==> flow/design.v (excerpt) <==
module fp_adder_top (
    input  logic        clk,
    input  logic        rst,
    input  logic        start,
    input  logic [31:0] operand_normalized_ieee_a,
    input  logic [31:0] operand_normalized_ieee_b,
    input  logic        op,
    output logic [31:0] final_sum,
    output logic        finish,
    output logic        zero,
    output logic        overflow,
    output logic        underflow
);
For scale: ~100 flip-flops, ~0.031 mm² of cells after synthesis.
==> flow/config.mk <==
export PLATFORM = sky130hd
export DESIGN_NAME = fp_adder_top
export DESIGN_NICKNAME = fp_adder_top
export VERILOG_FILES = /design/flow/design.v
export SDC_FILE = /design/flow/constraint.sdc
export NUM_CORES = 4
export LEC_CHECK = 0
export ABC_AREA = 0
export CAP_MARGIN = 20
export CELL_PAD_IN_SITES_GLOBAL_PLACEMENT = 1
export CORE_MARGIN = 2
export CORE_UTILIZATION = 40
export CTS_CLUSTER_DIAMETER = 268
export CTS_CLUSTER_SIZE = 99
export PLACE_DENSITY = 0.41
export SLEW_MARGIN = 0
export TNS_END_PERCENT = 5
==> flow/constraint.sdc <==
create_clock -name core_clock -period 40.0 [get_ports {clk}]
set_input_delay 8.0000 -clock core_clock [delete_from_list [all_inputs] [get_ports {clk}]]
set_output_delay 8.0000 -clock core_clock [all_outputs]
set_load 0.01 [all_outputs]
run.sh (not shown) runs the stock make flow with config.mk's settings and CLKGATE_MAP_FILE=.
==> next run, changes <==
Settings changed: ABC_AREA 0 to unset, CELL_PAD_IN_SITES_GLOBAL_PLACEMENT 1 to unset, CORE_UTILIZATION 40 to 50, CTS_CLUSTER_DIAMETER 268 to unset, CTS_CLUSTER_SIZE 99 to unset, PLACE_DENSITY 0.41 to unset, SETUP_SLACK_MARGIN set to 5.0, SLEW_MARGIN 0 to 20, TNS_END_PERCENT 5 to unset.
Clock period 40.0 ns to 21.6 ns, I/O delays scaled along.
Effect:
- With this change the flow completed, yet does not pass: setup timing
- synthesized cell count stays the same
- die area drops by 20%
- routed wire length climbs by 14%
==> next run, changes <==
Settings changed: ABC_AREA set to 1, CORE_UTILIZATION 50 to 68, CTS_CLUSTER_DIAMETER set to 225, CTS_CLUSTER_SIZE set to 73, MAX_ROUTING_LAYER set to met4, SETUP_SLACK_MARGIN 5.0 to -2.0.
Clock period 21.6 ns to 34.8 ns, I/O delays scaled along.
With this change the flow completed without violations.
Worst setup slack gains 16000 ps.
Non-clock buffer count fell by 1811.
Sequential share of layout area rose by 2.9 points.
Final cell count fell by about a fifth.
==> next run, changes <==
Settings changed: CORE_ASPECT_RATIO set to 1.14, CORE_UTILIZATION 68 to 40, CTS_CLUSTER_DIAMETER 225 to unset, CTS_CLUSTER_SIZE 73 to unset, MAX_ROUTING_LAYER met4 to unset, SETUP_SLACK_MARGIN -2.0 to unset.
Clock period 34.8 ns to 40.0 ns, I/O delays scaled along.
Die size went up by well over a third. Worst setup slack improved by 2800 ps. Wire length rose by a few percent. Design area went up slightly. Via count drops by a few percent. Cell count grows by a few percent. Area after synthesis is unchanged. Count of clock-buffer cells in the layout is higher by 1. Non-clock buffer count decreases by 27.
==> next run, changes <==
Settings changed: ABC_AREA 1 to unset, CORE_ASPECT_RATIO 1.14 to unset.
The new run ran to the end with no violations.
Design area goes up by about a fifth.
Worst setup slack loses 2300 ps.
Area after synthesis rose by roughly a tenth.
Cell count went down by a little under a tenth.
Maximum frequency goes down by a few percent.
Core utilization went up by 2.6 points.
Routed wire length rose by a quarter to a third.
Clock skew stays flat.


## run 1
Starting RTL as in the previous note.
export LEC_CHECK = 0
export ABC_AREA = 1
export CAP_MARGIN = 40
export CELL_PAD_IN_SITES_GLOBAL_PLACEMENT = 0
export CORE_MARGIN = 2
export CORE_UTILIZATION = 72
export CTS_CLUSTER_DIAMETER = 94
export CTS_CLUSTER_SIZE = 13
export GPL_ROUTABILITY_DRIVEN = 0
export PLACE_DENSITY = 0.4
export SETUP_SLACK_MARGIN = 3.1
export SLEW_MARGIN = 20
create_clock -name core_clock -period 22.8 [get_ports {clk}]
Run 1: it failed with a tool error in detailed placement (3_5_place_dp), so there are no final results.
[inputs] run 2 vs run 1
# run 1
export LEC_CHECK = 0
export ABC_AREA = 1
export CAP_MARGIN = 40
export CELL_PAD_IN_SITES_GLOBAL_PLACEMENT = 0
export CORE_MARGIN = 2
export CORE_UTILIZATION = 72
export CTS_CLUSTER_DIAMETER = 94
export CTS_CLUSTER_SIZE = 13
export GPL_ROUTABILITY_DRIVEN = 0
export PLACE_DENSITY = 0.4
export SETUP_SLACK_MARGIN = 3.1
export SLEW_MARGIN = 20
create_clock -name core_clock -period 22.8 [get_ports {clk}]
# run 2
export LEC_CHECK = 0
export ABC_AREA = 0
export CAP_MARGIN = 25
export CELL_PAD_IN_SITES_GLOBAL_PLACEMENT = 0
export CORE_MARGIN = 2
export CORE_UTILIZATION = 32
export CTS_CLUSTER_SIZE = 12
export PLACE_DENSITY = 0.88
export SLEW_MARGIN = 20
export TNS_END_PERCENT = 15
create_clock -name core_clock -period 60.9 [get_ports {clk}]
==> comparison <==
Relative to run 1, the share of synthesized cell area in and, or, nand and nor gates of run 2 is lower by 19 points. The higher yosys-reported design area after synthesis came out of run 2. NOTE: synthesized cell count in run 2 falls short of that of run 1. Comparing post-synthesis share of cell area spent on full adders, half adders and majority gates for run 2 and run 1, the bigger number came from run 1. Looking at multiplexer share of the synthesized area, run 2 sits 12 points above run 1. Run 2 vs run 1, distinct cell type count after synthesis went up by 115. Die footprint: run 2 and run 1 compared, higher one is run 2. Run 2: cell total in the yosys stat output is about 16% lower than what run 1 reported. Run 2: full flow OK, the timing, design-rule and antenna checks passed.
#### Input delta (run 3 over run 2)
# run 2
export LEC_CHECK = 0
export ABC_AREA = 0
export CAP_MARGIN = 25
export CELL_PAD_IN_SITES_GLOBAL_PLACEMENT = 0
export CORE_MARGIN = 2
export CORE_UTILIZATION = 32
export CTS_CLUSTER_SIZE = 12
export PLACE_DENSITY = 0.88
export SLEW_MARGIN = 20
export TNS_END_PERCENT = 15
create_clock -name core_clock -period 60.9 [get_ports {clk}]
# run 3
export LEC_CHECK = 0
export CAP_MARGIN = 20
export CORE_MARGIN = 2
export CORE_UTILIZATION = 58
export SLEW_MARGIN = 20
create_clock -name core_clock -period 21.6 [get_ports {clk}]
Summary of run 2 and run 3: one run falls short of a clean finish, namely run 3. [compare] base=run 2 new=run 3: die area down about 44%; vertical extent of the die down 25%; worst slack after detailed placement down 20.30 ns.
Inputs modified between run 3 and run 4:
# run 3
export LEC_CHECK = 0
export CAP_MARGIN = 20
export CORE_MARGIN = 2
export CORE_UTILIZATION = 58
export SLEW_MARGIN = 20
create_clock -name core_clock -period 21.6 [get_ports {clk}]
# run 4
export LEC_CHECK = 0
export ABC_AREA = 0
export CAP_MARGIN = 25
export CELL_PAD_IN_SITES_GLOBAL_PLACEMENT = 0
export CORE_MARGIN = 2
export CORE_UTILIZATION = 58
export CTS_CLUSTER_SIZE = 12
export PLACE_DENSITY = 0.42
export SLEW_MARGIN = 20
export TNS_END_PERCENT = 5
create_clock -name core_clock -period 60.9 [get_ports {clk}]
Run 4 finished end to end and its layout was clean on timing, DRC and antenna. Y dimension of the die: run 4 vs run 3 identical. Run 4 vs run 3: placed instance count down. There was hardly any difference in number of register bits inferred by synthesis between run 4 and run 3. Reported for run 3 and run 4, average cell area after synthesis turned out identical to the last digit. Looking at cell area after placement, run 4 sits 30% lower than run 3 does. Relative to run 3, post-CTS setup-driven buffer insertion count decreased by 132 in run 4.
